==> run R: inputs <==
// axi_timer_counter_top
module axi_timer_counter_top #(
  parameter AXI_ADDR_BW_p = 12     
) (
  input logic  clk,
  input logic  rst_n,
  input logic [AXI_ADDR_BW_p-1:0] i_axi_awaddr,
  input logic  i_axi_awvalid,
  input logic [31:0] i_axi_wdata,
  input logic i_axi_wvalid,
  input logic i_axi_bready,
  input logic [AXI_ADDR_BW_p-1:0] i_axi_araddr,
  input logic i_axi_arvalid,
  input logic i_axi_rready,
  output logic o_axi_awready,
  output logic o_axi_wready,
  output logic [1:0] o_axi_bresp,
  output logic o_axi_bvalid,
  output logic o_axi_arready,
  output logic [31:0] o_axi_rdata,
  output logic [1:0] o_axi_rresp,
  output logic o_axi_rvalid,
  output logic o_cnt0_done,
  output logic o_cnt1_done
);
  logic s_cnt0_en;
  logic s_cnt0_reload;
  logic s_cnt0_count_up;
  logic [31:0] s_cnt0_load_value;
  logic [31:0] s_cnt0_compare_value;
  logic [31:0] s_cnt0_value;
  logic s_cnt1_en;
  logic s_cnt1_reload;
  logic s_cnt1_count_up;
  logic s_cnt1_src;
  logic [31:0] s_cnt1_load_value;
  logic [31:0] s_cnt1_compare_value;
  logic [31:0] s_cnt1_value;
  axi_timer #(
    .AXI_ADDR_BW_p ( AXI_ADDR_BW_p )
  ) axi_timer_inst (
    .clk                  ( clk                   ),
    .rst_n                ( rst_n                 ),
    .i_axi_awaddr         ( i_axi_awaddr          ),
    .i_axi_awvalid        ( i_axi_awvalid         ),
    .i_axi_wdata          ( i_axi_wdata           ),
    .i_axi_wvalid         ( i_axi_wvalid          ),
  ...
Settings: LEC_CHECK=0, CAP_MARGIN=20, CELL_PAD_IN_SITES_DETAIL_PLACEMENT=2, CELL_PAD_IN_SITES_GLOBAL_PLACEMENT=3, CORE_MARGIN=2, CORE_UTILIZATION=29, HOLD_SLACK_MARGIN=-0.06, MAX_ROUTING_LAYER=met5, SLEW_MARGIN=20, TNS_END_PERCENT=30; clock period 2.75 ns.
run.sh (not shown) runs the stock make flow with config.mk's settings and CLKGATE_MAP_FILE=.
==> run P (differences from run R) <==
- CAP_MARGIN: 20 -> 5
- CELL_PAD_IN_SITES_DETAIL_PLACEMENT: 2 -> not set
- CELL_PAD_IN_SITES_GLOBAL_PLACEMENT: 3 -> not set
- CORE_UTILIZATION: 29 -> 70
- CTS_CLUSTER_DIAMETER: not set -> 234
- CTS_CLUSTER_SIZE: not set -> 50
- HOLD_SLACK_MARGIN: -0.06 -> not set
- MAX_ROUTING_LAYER: met5 -> not set
- SETUP_SLACK_MARGIN: not set -> 0.74
- TNS_END_PERCENT: 30 -> not set
==> flow/constraint.sdc (replaced) <==
create_clock -name core_clock -period 2.59 [get_ports {clk}]
set_input_delay 0.5180 -clock core_clock [delete_from_list [all_inputs] [get_ports {clk}]]
set_output_delay 0.5180 -clock core_clock [all_outputs]
set_load 0.01 [all_outputs]
==> run Z (differences from run R) <==
- CELL_PAD_IN_SITES_DETAIL_PLACEMENT: 2 -> not set
- CELL_PAD_IN_SITES_GLOBAL_PLACEMENT: 3 -> not set
- CORE_UTILIZATION: 29 -> 40
- HOLD_SLACK_MARGIN: -0.06 -> not set
- MAX_ROUTING_LAYER: met5 -> not set
- TNS_END_PERCENT: 30 -> not set
==> flow/constraint.sdc (replaced) <==
create_clock -name core_clock -period 5.0 [get_ports {clk}]
set_input_delay 1.0000 -clock core_clock [delete_from_list [all_inputs] [get_ports {clk}]]
set_output_delay 1.0000 -clock core_clock [all_outputs]
set_load 0.01 [all_outputs]
==> run K (differences from run R) <==
- CELL_PAD_IN_SITES_DETAIL_PLACEMENT: 2 -> not set
- CELL_PAD_IN_SITES_GLOBAL_PLACEMENT: 3 -> not set
- CORE_ASPECT_RATIO: not set -> 1.49
- CORE_UTILIZATION: 29 -> 70
- HOLD_SLACK_MARGIN: -0.06 -> not set
- MAX_ROUTING_LAYER: met5 -> not set
- TNS_END_PERCENT: 30 -> not set
==> flow/constraint.sdc (replaced) <==
create_clock -name core_clock -period 5.0 [get_ports {clk}]
set_input_delay 1.0000 -clock core_clock [delete_from_list [all_inputs] [get_ports {clk}]]
set_output_delay 1.0000 -clock core_clock [all_outputs]
set_load 0.01 [all_outputs]
==> results <==
Residual DRC: run R 0; run Z 0; run K 0; run P -
Highest fanout seen on the critical path: run R 5; run Z 19; run K 15; run P -
Hold/Removal Path Class: run R primary input to register; run Z register to register; run K register to register; run P -
Detail Route met3 WL: run R 2560 um; run Z 2930 um; run K 4500 um; run P -
Clock-net power: run R 5.13 mW; run Z 2.43 mW; run K 2.19 mW; run P -
X dimension of the die: run R 234 um; run Z 200 um; run K 125 um; run P 152 um
Outcome: run R complete, but fails checks; run Z timing/DRC/antenna clean; run K timing/DRC/antenna clean; run P stopped before the end
Failing step: run R -; run Z -; run K -; run P global routing
Layout check failures: run R negative setup slack; run Z -; run K -; run P -
Cell count after placement: run R 2591; run Z 2161; run K 1921; run P 2143
Part of the power in the clock network: run R 51.1%; run Z 47.6%; run K 45.1%; run P -
Clock Latency Late Sink: run R 0.57 ns; run Z 0.59 ns; run K 0.55 ns; run P -
CP endpoint kind: run R register; run Z register; run K register; run P -
Multi-input gate area: run R 0.00904 sq mm; run Z 0.00826 sq mm; run K 0.00826 sq mm; run P -
Area delta synth->final: run R 41.1%; run Z 16.9%; run K 14.4%; run P -
# Taps: run R 688; run Z 511; run K 272; run P -

* * *

==> xenon: inputs <==
axi_timer_counter_top again, from the RTL that the note above started with.
clock: 2.75 ns
lec_check: 0
cap_margin: 20
cell_pad_in_sites_detail_placement: 2
cell_pad_in_sites_global_placement: 0
core_aspect_ratio: 1.81
core_margin: 2
core_utilization: 29
cts_cluster_diameter: 396
gpl_routability_driven: 0
hold_slack_margin: -0.06
max_routing_layer: met4
place_density_lb_addon: 0.17
slew_margin: 20
tns_end_percent: 30
==> inputs of fjord, as changes to xenon <==
ABC_AREA = 0   (was unset)
CELL_PAD_IN_SITES_DETAIL_PLACEMENT = unset   (was 2)
CELL_PAD_IN_SITES_GLOBAL_PLACEMENT = unset   (was 0)
CORE_ASPECT_RATIO = unset   (was 1.81)
CORE_UTILIZATION = 68   (was 29)
CTS_CLUSTER_DIAMETER = 197   (was 396)
CTS_CLUSTER_SIZE = 20   (was unset)
GPL_ROUTABILITY_DRIVEN = unset   (was 0)
HOLD_SLACK_MARGIN = -0.09   (was -0.06)
MAX_ROUTING_LAYER = unset   (was met4)
PLACE_DENSITY_LB_ADDON = unset   (was 0.17)
SETUP_SLACK_MARGIN = 0.64   (was unset)
TNS_END_PERCENT = unset   (was 30)
==> flow/constraint.sdc (replaced) <==
create_clock -name core_clock -period 2.41 [get_ports {clk}]
set_input_delay 0.4820 -clock core_clock [delete_from_list [all_inputs] [get_ports {clk}]]
set_output_delay 0.4820 -clock core_clock [all_outputs]
set_load 0.01 [all_outputs]
==> inputs of zinc, as changes to xenon <==
CELL_PAD_IN_SITES_DETAIL_PLACEMENT = unset   (was 2)
CELL_PAD_IN_SITES_GLOBAL_PLACEMENT = unset   (was 0)
CORE_ASPECT_RATIO = 0.5   (was 1.81)
CORE_UTILIZATION = 72   (was 29)
CTS_CLUSTER_DIAMETER = 372   (was 396)
CTS_CLUSTER_SIZE = 100   (was unset)
GPL_ROUTABILITY_DRIVEN = unset   (was 0)
HOLD_SLACK_MARGIN = unset   (was -0.06)
MAX_ROUTING_LAYER = unset   (was met4)
PLACE_DENSITY = 0.42   (was unset)
PLACE_DENSITY_LB_ADDON = unset   (was 0.17)
SETUP_SLACK_MARGIN = -0.24   (was unset)
TNS_END_PERCENT = unset   (was 30)
==> flow/constraint.sdc (replaced) <==
create_clock -name core_clock -period 2.41 [get_ports {clk}]
set_input_delay 0.4820 -clock core_clock [delete_from_list [all_inputs] [get_ports {clk}]]
set_output_delay 0.4820 -clock core_clock [all_outputs]
set_load 0.01 [all_outputs]
==> inputs of indigo, as changes to xenon <==
CELL_PAD_IN_SITES_GLOBAL_PLACEMENT = 3   (was 0)
==> qor summary <==
| item | indigo | fjord | zinc | xenon |
|---|---|---|---|---|
| Worst setup path category | reg -> reg | - | - | reg -> reg |
| Placed standard-cell area | 19600 um^2 | 19100 um^2 | 18900 um^2 | 19200 um^2 |
| Overall die width | 175 um | 154 um | 211 um | 175 um |
| Final tally of setup violations | 22 | - | - | 26 |
| Reg-to-reg critical path startpoint | axi_timer_inst.s_cnt0_count_up | - | - | axi_timer_inst.s_cnt0_count_up |
| Peak VDD IR | 0.616 mV | - | - | 0.318 mV |
| Count of standard-cell rows | 113 | 54 | 37 | 113 |
| Number of buffers created by CTS | 31 | - | 6 | 29 |
| Filler Cell Count | 5534 | - | - | 5508 |
| Outcome | failed layout checks | did not finish | did not finish | failed layout checks |
| Last stage reached | - | 4_1_cts | 5_1_grt | - |
| Reasons for failing layout checks | negative setup slack | - | - | negative setup slack |
| Final wirelength | 66000 um | - | - | 64700 um |
| Comb. pwr | 441 uW | - | - | 430 uW |
| WL met3 | 1810 um | - | - | 1980 um |
| M1 wire length | 26400 um | - | - | 24700 um |
| Total antenna diodes in the routed design | 0 | - | - | 1 |
| Detailed Route Iter0 Violations | 651 | - | - | 852 |
| Count of tool warnings | 33 | - | - | 36 |
No activity file was given, so power comes from the tool's default toggle rates.
